## run A
// datapath
module datapath(output [6:0] display, days, output [3:0] segment, output am, pm, dblink, Sound, Vcc_out, input Next, Up, SetTime, SetAlarm, Snooze, Stop, Mute, Clr, Clk_sys);
	supply1 Vcc;
	supply0 Gnd;
	assign Vcc_out = Vcc;
	wire Clk, tick;
	assign Clk = Clk_sys;
	frequency_converter conv (tick, Clk_sys, Clr);
	wire [6:0] hours1, hours0, mins1, mins0;
	wire LD_DAY_TIME, LD_O_F, SS0, INCR, UPC, Clear, SS1, Load, Clear_St, Load_SS;
	wire Count, SetDay, AlarmSet;
	control_unit_1 cu1(LD_DAY_TIME, LD_O_F, SS0, INCR, UPC, Clear, SS1, Load, Clear_St, Load_SS, Next, SetTime, Up, SetAlarm, Count, SetDay, AlarmSet, Clk, Clr, tick);
	wire EN_SNZ, EN_STOP;
	wire C0, CS0, AA;
	control_unit_2 cu2(EN_SNZ, EN_STOP, Sound, C0, CS0, AA, Snooze, Stop, Mute, Clk, Clr, tick);
	wire [1:0] CW1, CW, S;
	wire LD_R, LD_CT, LD_TIME, TOF, ID, IH, IM;
	circuit cir (CW1, CW, S, AlarmSet, SetDay, CS0, C0, LD_R, LD_CT, LD_TIME, Count, TOF, ID, IH, IM, Load, Clear, UPC, SS0, SS1, Load_SS, INCR, EN_SNZ, EN_STOP, Clk, tick, Clr);
	wire [12:0] Q_r0, Q_r1, Q_r2, Q_r3, Q_r4, Q_r5, Q_r6;
	wire [15:0] STO;
	registers_module reg_module (Q_r6, Q_r5, Q_r4, Q_r3, Q_r2, Q_r1, Q_r0, STO[14:12], {STO[15], STO[11:0]}, Clear, Clk, LD_R, tick, Clr);	
	wire [14:0] CTO;
	comparators_module comp_module (AA, CTO[14:12], {1'b1,CTO[11:0]} , Q_r6, Q_r5, Q_r4, Q_r3, Q_r2, Q_r1, Q_r0);
	current_time_module ct_module (CTO, STO[14:0], LD_CT, Clear, Clk, Vcc, tick, Clr);	
	supply1 EN_ST;
	set_time_module set_time(STO, CTO, Q_r6, Q_r5, Q_r4, Q_r3, Q_r2, Q_r1, Q_r0, Clear, TOF, S[0], ID, Clear_St, LD_DAY_TIME, LD_TIME, EN_ST, IH, IM, LD_O_F, Clk, tick, Clr);
	wire [6:0] days_temp;
	display_module display_mod(hours1, hours0, mins1, mins0, days_temp, am, pm, dblink, S, CW, CW1, CTO, STO, Clear, Clk, tick, Clr);
	assign days[0] =  days_temp[0] & (~dblink);
	assign days[1] =  days_temp[1] & (~dblink);
  ...
For scale: ~2000 cells after synthesis, roughly 220 flip-flops, roughly 32 I/O pins, about 14000 um^2 of cells after synthesis.
==> flow/config.mk <==
export PLATFORM = sky130hd
export DESIGN_NAME = datapath
export DESIGN_NICKNAME = datapath
export VERILOG_FILES = /design/flow/design.v
export SDC_FILE = /design/flow/constraint.sdc
export NUM_CORES = 4
export LEC_CHECK = 0
export ABC_AREA = 1
export CAP_MARGIN = 20
export CORE_ASPECT_RATIO = 1.39
export CORE_MARGIN = 2
export CORE_UTILIZATION = 72
export CTS_CLUSTER_SIZE = 10
export PLACE_DENSITY_LB_ADDON = 0.12
export SETUP_SLACK_MARGIN = 1.38
export SLEW_MARGIN = 20
==> flow/constraint.sdc <==
create_clock -name core_clock -period 4.68 [get_ports {Clk_sys}]
set_input_delay 0.9360 -clock core_clock [delete_from_list [all_inputs] [get_ports {Clk_sys}]]
set_output_delay 0.9360 -clock core_clock [all_outputs]
set_load 0.01 [all_outputs]
run.sh (not shown) runs the stock make flow with config.mk's settings and CLKGATE_MAP_FILE=.
Every stage of the flow completed for run A, and the final layout passed the timing, DRC and antenna checks.
Modified inputs, run B compared to run A
Settings: swapping 1.38 for 0.51 in SETUP_SLACK_MARGIN; swapping 20 for 40 in CAP_MARGIN; clearing ABC_AREA, which used to be 1; clearing CORE_ASPECT_RATIO, which used to be 1.39; swapping 10 for 19 in CTS_CLUSTER_SIZE; swapping 0.12 for 0.28 in PLACE_DENSITY_LB_ADDON.
### Flow results
- Run B against run A: adder-cell share of the synthesized area ~0 delta; wire length of the first global-routing pass decreased about 15%.
- Compared to run A, run B has met3 wire length about 26% lower.
- Power: run B draws less than run A
- Side by side, global-route usage turned out lower in run B than in run A.
- Combinational cell power shrinks by more than 10% when moving from run A to run B.
- Buffering stage count on the worst path with inverters included (run B over run A): decrease, 2
- Number of inverters outside the clock class in the layout in run B is 82% below run A.
- Taking run A as the reference point, the final-layout fill cell count of run B falls by 233.
Relative to run B, the following input files were edited for run C:
Settings: changing PLACE_DENSITY_LB_ADDON from 0.28 to 0.01; setting MAX_ROUTING_LAYER to met4 for the first time; changing SETUP_SLACK_MARGIN from 0.51 to 1.2; setting CORE_ASPECT_RATIO to 0.9 for the first time; setting CTS_CLUSTER_DIAMETER to 192 for the first time; changing CAP_MARGIN from 40 to 0.
Notes after the runs:
- Looking at initial antenna violation count, run C sits 1 lower than run B does.
- In run C the power turned out 620 uW lower than in run B.
- Detailed route, run C vs run B: via total lower for run C
Changes in run D relative to run C:
Settings: CAP_MARGIN changed from 0 to 40; PLACE_DENSITY_LB_ADDON changed from 0.01 to 0.28; MAX_ROUTING_LAYER removed (was met4); CTS_CLUSTER_DIAMETER removed (was 192); SETUP_SLACK_MARGIN changed from 1.2 to 0.55; CORE_ASPECT_RATIO removed (was 0.9).
[summary]
Routed wire in run D totals more than in run C. Compared with run C, run D is the more power-hungry design. Ratio of total power to cell area | run D above run C.

Setup of lane 1:
datapath again, from the RTL that the note above started with.
make LEC_CHECK=0 CAP_MARGIN=35 CORE_ASPECT_RATIO=0.93 CORE_MARGIN=2 CORE_UTILIZATION=72 CTS_CLUSTER_DIAMETER=389 CTS_CLUSTER_SIZE=18 PLACE_DENSITY_LB_ADDON=0.0 SETUP_SLACK_MARGIN=1.2 SLEW_MARGIN=10 finish   # period 4.68 ns
What lane 2 does differently from lane 1 at the input level:
- swapping 18 for 28 in CTS_CLUSTER_SIZE
- swapping 1.2 for 1.35 in SETUP_SLACK_MARGIN
- swapping 10 for 20 in SLEW_MARGIN
- swapping 35 for 20 in CAP_MARGIN
- clearing CORE_ASPECT_RATIO, which used to be 0.93
- swapping 389 for 366 in CTS_CLUSTER_DIAMETER
- swapping 72 for 70 in CORE_UTILIZATION
==> comparison <==
The run with more setup slack is lane 1; lane 2 has less.
Global-route usage: lane 2 vs lane 1 down 1.6 points
Looking at lane 2 and lane 1, the synthesis-to-finish area growth is a wash.
Compared with lane 1, lane 2 shows count of fill cells added during filler insertion higher by 87.
[lane 2 vs lane 1] number of non-clock buffers: higher in lane 2
Of lane 2 and lane 1, lane 2 shows the higher portion of the layout cell area used by non-clock buffers, with lane 1 below it.
Comparing lane 2 with lane 1, the sequential cell area share came out essentially unchanged.
Result: PASS for each of lane 2 and lane 1
Going from lane 1 to lane 2, actual transition at the worst max-transition pin now sits higher; wire length now sits higher; power now sits lower.
The design area was comparable across lane 2 and lane 1.
Relative to lane 2, the following input files were edited for lane 3:
- TNS_END_PERCENT: unset -> 15
- SLEW_MARGIN: 20 -> 5
- PLACE_DENSITY: unset -> 0.35
- CORE_ASPECT_RATIO: unset -> 0.87
- PLACE_DENSITY_LB_ADDON: 0.0 -> unset
- CORE_UTILIZATION: 70 -> 72
--- outcome ---
Status | lane 3 and lane 2 | clean. Compared with lane 2, in lane 3 part of the power in the clock network picked up an extra 0.4 points; total non-filler cell area in the finished layout lost 140 um2; global-route track usage on met2 picked up an extra 2.7 points. Antenna diode count across lane 3 and lane 2: no real change. As far as number of cell instances after yosys synthesis goes, lane 3 and lane 2 are indistinguishable; the numbers are identical. Per the comparison of lane 3 with lane 2, quantity of gates resized following cts decreased by about 12% relative to the old numbers; power consumed by the clock network roughly the same; fraction of standard cell area that is sequential moved up; global-route track usage on met1 saw an increase.
The inputs of lane 4 differ from those of lane 3 as listed below.
- swapping 5 for 20 in SLEW_MARGIN
- putting ABC_AREA at 1 where nothing was set
- clearing CTS_CLUSTER_DIAMETER, which used to be 366
- clearing CORE_ASPECT_RATIO, which used to be 0.87
- swapping 1.35 for 1.38 in SETUP_SLACK_MARGIN
- swapping 28 for 10 in CTS_CLUSTER_SIZE
- swapping 0.35 for 0.39 in PLACE_DENSITY
- clearing TNS_END_PERCENT, which used to be 15
### Flow results
- Final design instance area without fill up about 5% in lane 4 wrt lane 3
- Internal power ended up about 18% higher on lane 4 than on lane 3.
- Cmp lane 4 vs lane 3: global-route track usage on met3 higher in lane 4
- Compared with lane 3, the router placed more vias in lane 4.
#### Input delta (lane 5 over lane 4)
- CORE_ASPECT_RATIO: unset -> 0.87
- SETUP_SLACK_MARGIN: 1.38 -> 1.35
- PLACE_DENSITY_LB_ADDON: unset -> 0.0
- CTS_CLUSTER_DIAMETER: unset -> 27
- ABC_AREA: 1 -> unset
- PLACE_DENSITY: 0.39 -> unset
- CAP_MARGIN: 20 -> 40
- CTS_CLUSTER_SIZE: 10 -> 17
==> results <==
[compare] base=lane 4 new=lane 5: mux cell area share after synthesis shows an increase of 17 points, post-synthesis compound-gate area fraction shows a reduction of 5.5 points. When lane 5 is measured against lane 4, its number of buffers outside the clock class in the layout turns out 35 higher. The area share of fa/ha/maj cells after synthesis of lane 4 and that of lane 5 are within noise of each other. Maximum resistive drop on vdd delta (lane 5 − lane 4): favourable. Lane 5 — buffer-and-inverter tally for the worst setup path 3 lower, lane 4 as reference. Lane 5 has number of fill cells in the layout below what lane 4 had. Sequential share of layout area ended up 1.6 points lower on lane 5 than on lane 4. Post-route met1 wirelength ended up 1.1% higher on lane 5 than on lane 4.
Power is estimated from default activity; no workload was simulated.
